Setup of north:
// riscv
module riscv #(
    parameter logic[31:0] BootVector = 32'h0000_0000
)(
    input logic clk,
    input logic reset,
    output logic halted,
    input logic unhalt,
    output logic[31:0] i_addr,
    input logic[31:0] i_data,
    output logic[31:0] d_addr,
    output logic[31:0] d_wdata,
    output logic[3:0] d_wstrb,
    input logic[31:0] d_rdata
);
Settings: LEC_CHECK=0, CAP_MARGIN=10, CORE_MARGIN=2, CORE_UTILIZATION=66, SETUP_SLACK_MARGIN=1.67, SLEW_MARGIN=20; clock period 6.72 ns.
run.sh (not shown) runs the stock make flow with config.mk's settings and CLKGATE_MAP_FILE=.
north | status: complete | timing, DRC, antenna: pass
#### Input delta (south over north)
Settings: swapping 10 for 20 in CAP_MARGIN; swapping 66 for 56 in CORE_UTILIZATION; clearing SETUP_SLACK_MARGIN, which used to be 1.67; swapping 6.72 for 5.44 in the clock period (ns, I/O delays scaled along).
==> results <==
- In south the implementation completed, yet the final layout does not meet the checks, the culprit being setup timing.
- When south is set beside north, its non-clock buffer count turns out to be 97% larger.
- Total power divided by cell area (south vs. north) increases by more than 10%
- From north to south the numbers moved as follows: number of antenna violations at the first check in global routing grew by about 3.7%, clock share of power saw a decrease, final RePlAce weighted congestion rose by 9.4%, aggregate negative setup slack went down by 27.73 ns, portion of total power attributed to combinational logic rose 3.3 points.
Changes in east relative to south:
Settings: CORE_UTILIZATION changed from 56 to 32; the clock period (ns, I/O delays scaled along) changed from 5.44 to 13.2.
==> comparison <==
- east did not stop at any stage, and its layout met the timing, DRC and antenna checks.
- | placed wire-length estimate | east vs south | better |
- The critical path data arrival time of east exceeds that of south by 2.98 ns.
- On via count of the routed design, east does better than south.
- Diff south..east | number of logic gates | negligible
- When the final numbers for south and east were put side by side, the total power turned out to be smaller in east.
- east vs south: register-to-register slack up in east
- Flop share of the area (higher): east
Setup changes, east to west
Settings: MAX_ROUTING_LAYER: unset -> met4; CORE_UTILIZATION: 32 -> 71; the clock period (ns, I/O delays scaled along): 13.2 -> 8.4.
Results
west did not finish: a tool error stopped it during global routing. west -> east: number of synthesized register bits delta 0, exact match. Diff east -> west: initial core utilization went up 40 points; number of buffers inserted during clock tree synthesis fell 3.9%; die extent in x -160 µm. east → west: routability congestion estimate from global placement went up about 12%; instance count after placement with tap cells included now smaller. Number of I/O pins came out exactly the same in east and west. For H-tree depth, west and east come out practically identical. Die area | west < east.

========
lane 1:
Starting RTL as in the previous note.
clock: 13.5 ns
lec_check: 0
abc_area: 0
cap_margin: 35
cell_pad_in_sites_detail_placement: 2
core_aspect_ratio: 0.59
core_margin: 2
core_utilization: 40
cts_cluster_diameter: 255
gpl_timing_driven: 1
hold_slack_margin: -0.02
max_routing_layer: met4
min_routing_layer: met1
place_density_lb_addon: 0.05
setup_slack_margin: 2.31
slew_margin: 10
[inputs] lane 2 vs lane 1
Settings: clearing MIN_ROUTING_LAYER, which used to be met1; clearing MAX_ROUTING_LAYER, which used to be met4; clearing ABC_AREA, which used to be 0; clearing GPL_TIMING_DRIVEN, which used to be 1; swapping 35 for 15 in CAP_MARGIN; clearing HOLD_SLACK_MARGIN, which used to be -0.02; clearing CORE_ASPECT_RATIO, which used to be 0.59; swapping 40 for 70 in CORE_UTILIZATION; clearing CELL_PAD_IN_SITES_DETAIL_PLACEMENT, which used to be 2; clearing CTS_CLUSTER_DIAMETER, which used to be 255; clearing SETUP_SLACK_MARGIN, which used to be 2.31; putting CTS_CLUSTER_SIZE at 14 where nothing was set; swapping 10 for 20 in SLEW_MARGIN; clearing PLACE_DENSITY_LB_ADDON, which used to be 0.05; swapping 13.5 for 5.29 in the clock period (ns, I/O delays scaled along).
Results
- Reported for lane 1 and lane 2, count of flip-flops with a built-in enable after synthesis turned out identical to the last digit.
- Tool error GRT-0116 stopped lane 2 during global routing; no final results.
- For the pre-placement core utilization, lane 2 came in 30 points higher than lane 1 did.
- When the final numbers for lane 1 and lane 2 were put side by side, the vertical die dimension turned out to be greater in lane 1.
- Looking only at placer congestion estimate, and setting everything else aside, the lower value of lane 1 and lane 2 goes to lane 1.
- Lane 1 -> lane 2: synthesized area delta 0, exact match
- [lane 2 vs lane 1] largest buffer count on any clock path: lower in lane 2
### lane 2 -> lane 3
Settings: swapping 70 for 59 in CORE_UTILIZATION; clearing CTS_CLUSTER_SIZE, which used to be 14; swapping 15 for 20 in CAP_MARGIN; swapping 5.29 for 4.7 in the clock period (ns, I/O delays scaled along).
==> results <==
- Lane 3 ran in full, but the layout does not pass; the checks complain about setup timing.
- Going from lane 2 to lane 3, routability-driven placement congestion ratio fell 0.054; count of placed standard cells including taps moved up; cell area after placement now larger; number of gates resized after CTS down 173; total clock buffers created by CTS increased 2.7%.
- Note that the chip width recorded for lane 2 amounts to 0.919 times the value seen in lane 3.
- Higher die size was reported by lane 3, not lane 2.
- Total half-perimeter wirelength after legalization and detailed placement (lane 3 vs. lane 2) decreases by more than a quarter
- Number of placement rows: lane 3 > lane 2

========
## build 64
Starting RTL as in the previous note.
Design riscv, start of the top module:
module riscv #(
    parameter logic[31:0] BootVector = 32'h0000_0000
)(
    input logic clk,
    input logic reset,
    output logic halted,
    input logic unhalt,
    output logic[31:0] i_addr,
    input logic[31:0] i_data,
    output logic[31:0] d_addr,
    output logic[31:0] d_wdata,
    output logic[3:0] d_wstrb,
    input logic[31:0] d_rdata
);
    logic[31:0] instr_f;
    logic[31:0] pc_f;
    logic[31:0] pc4_f;
    logic[31:0] instr_d;
    logic[31:0] pc_d;
    logic[31:0] pc4_d;
    logic[2:0] mem_size_d;
    logic mem_write_d;
    logic mem_read_d;
    logic rd_valid_d;
    logic[1:0] exec_sel_d;
    logic[2:0] flow_ctrl_d;
    logic[3:0] alsu_func_d;
    logic[1:0] src_sel_d;
    logic[3:0] fwd_sel_d;
    logic[4:0] rd_d;
    logic[31:0] reg_a_d;
    logic[31:0] reg_b_d;
    logic[31:0] imm_d;
    logic[31:0] pc_imm_d;
    logic jump_d;
    logic[2:0] mem_size_e;
    logic mem_write_e;
    logic mem_read_e;
    logic rd_valid_e;
    logic[1:0] exec_sel_e;
    logic[2:0] flow_ctrl_e;
    logic[3:0] alsu_func_e;
    logic[1:0] src_sel_e;
    logic[3:0] fwd_sel_e;
    logic[4:0] rd_e;
    logic[31:0] reg_a_e;
    logic[31:0] reg_b_e;
    logic[31:0] imm_e;
    logic[31:0] pc_imm_e;
    logic[31:0] pc_e;
    logic[31:0] pc4_e;
    logic[31:0] exec_res_e;
    logic[31:0] fwd_b_e;
    logic[1:0] pc_sel_e;
    logic[31:0] alsu_res_e;
    logic[2:0] mem_size_m;
    logic mem_write_m;
    logic mem_read_m;
    logic rd_valid_m;
    logic[4:0] rd_m;
    logic[31:0] exec_res_m;
    logic[31:0] fwd_b_m;
    logic[31:0] reg_d_m;
    logic rd_valid_w;
    logic[4:0] rd_w;
    logic[31:0] reg_d_w;
    logic stall;
    logic flush;
    logic system;
    logic misaligned_pc;
    logic misaligned_addr;
    fetch_stage fetch(.*);
    fd_reg fd_reg(.*);
    decode_stage decode(.*);
    de_reg de_reg(.*);
    execute_stage execute(.*);
    em_reg em_reg(.*);
    memory_stage memory(.*);
    mw_reg mw_reg(.*);
    halt_ctrl halt_ctrl(.*);
endmodule
clock: 10.0 ns
lec_check: 0
abc_area: 0
cap_margin: 20
cell_pad_in_sites_global_placement: 2
core_aspect_ratio: 1.84
core_margin: 8
core_utilization: 40
cts_cluster_size: 66
gpl_routability_driven: 0
gpl_timing_driven: 0
hold_slack_margin: 0.17
place_density_lb_addon: 0.18
setup_slack_margin: 1.61
slew_margin: 20
tns_end_percent: 65
Build 64 completed every stage of the flow, and the final layout passed the timing, DRC and antenna checks.
> inputs changed (build 64 -> build 39)
- removing HOLD_SLACK_MARGIN (formerly 0.17)
- removing ABC_AREA (formerly 0)
- removing CORE_ASPECT_RATIO (formerly 1.84)
- removing TNS_END_PERCENT (formerly 65)
- removing PLACE_DENSITY_LB_ADDON (formerly 0.18)
- removing GPL_TIMING_DRIVEN (formerly 0)
- removing GPL_ROUTABILITY_DRIVEN (formerly 0)
- changing CORE_MARGIN from 8 to 2
- removing SETUP_SLACK_MARGIN (formerly 1.61)
- removing CTS_CLUSTER_SIZE (formerly 66)
- removing CELL_PAD_IN_SITES_GLOBAL_PLACEMENT (formerly 2)
Notes after the runs:
There was hardly any difference in met3 track utilization from global routing between build 39 and build 64.
[compare] base=build 64 new=build 39: post-route met1 wirelength +about 1.3%, die extent in x +about 30%, number of well taps -11.
Power density over the cells: build 39 vs build 64 down 1.8 nW/um^2
When build 39 is set beside build 64, its wire length turns out to be about 20% smaller.
Looking at number of clock-tree buffers in the layout, build 39 sits about 8% above build 64.
Build 39: net switching power is 750 uW lower than what build 64 reported.
The total chip power of build 39 is lower than that of build 64.
Relative to build 64, wire length of the first global-routing pass has gone down in build 39.
In the final reports, the cell area of build 39 is smaller than that of build 64.
Power and IR drop assume default switching activity.
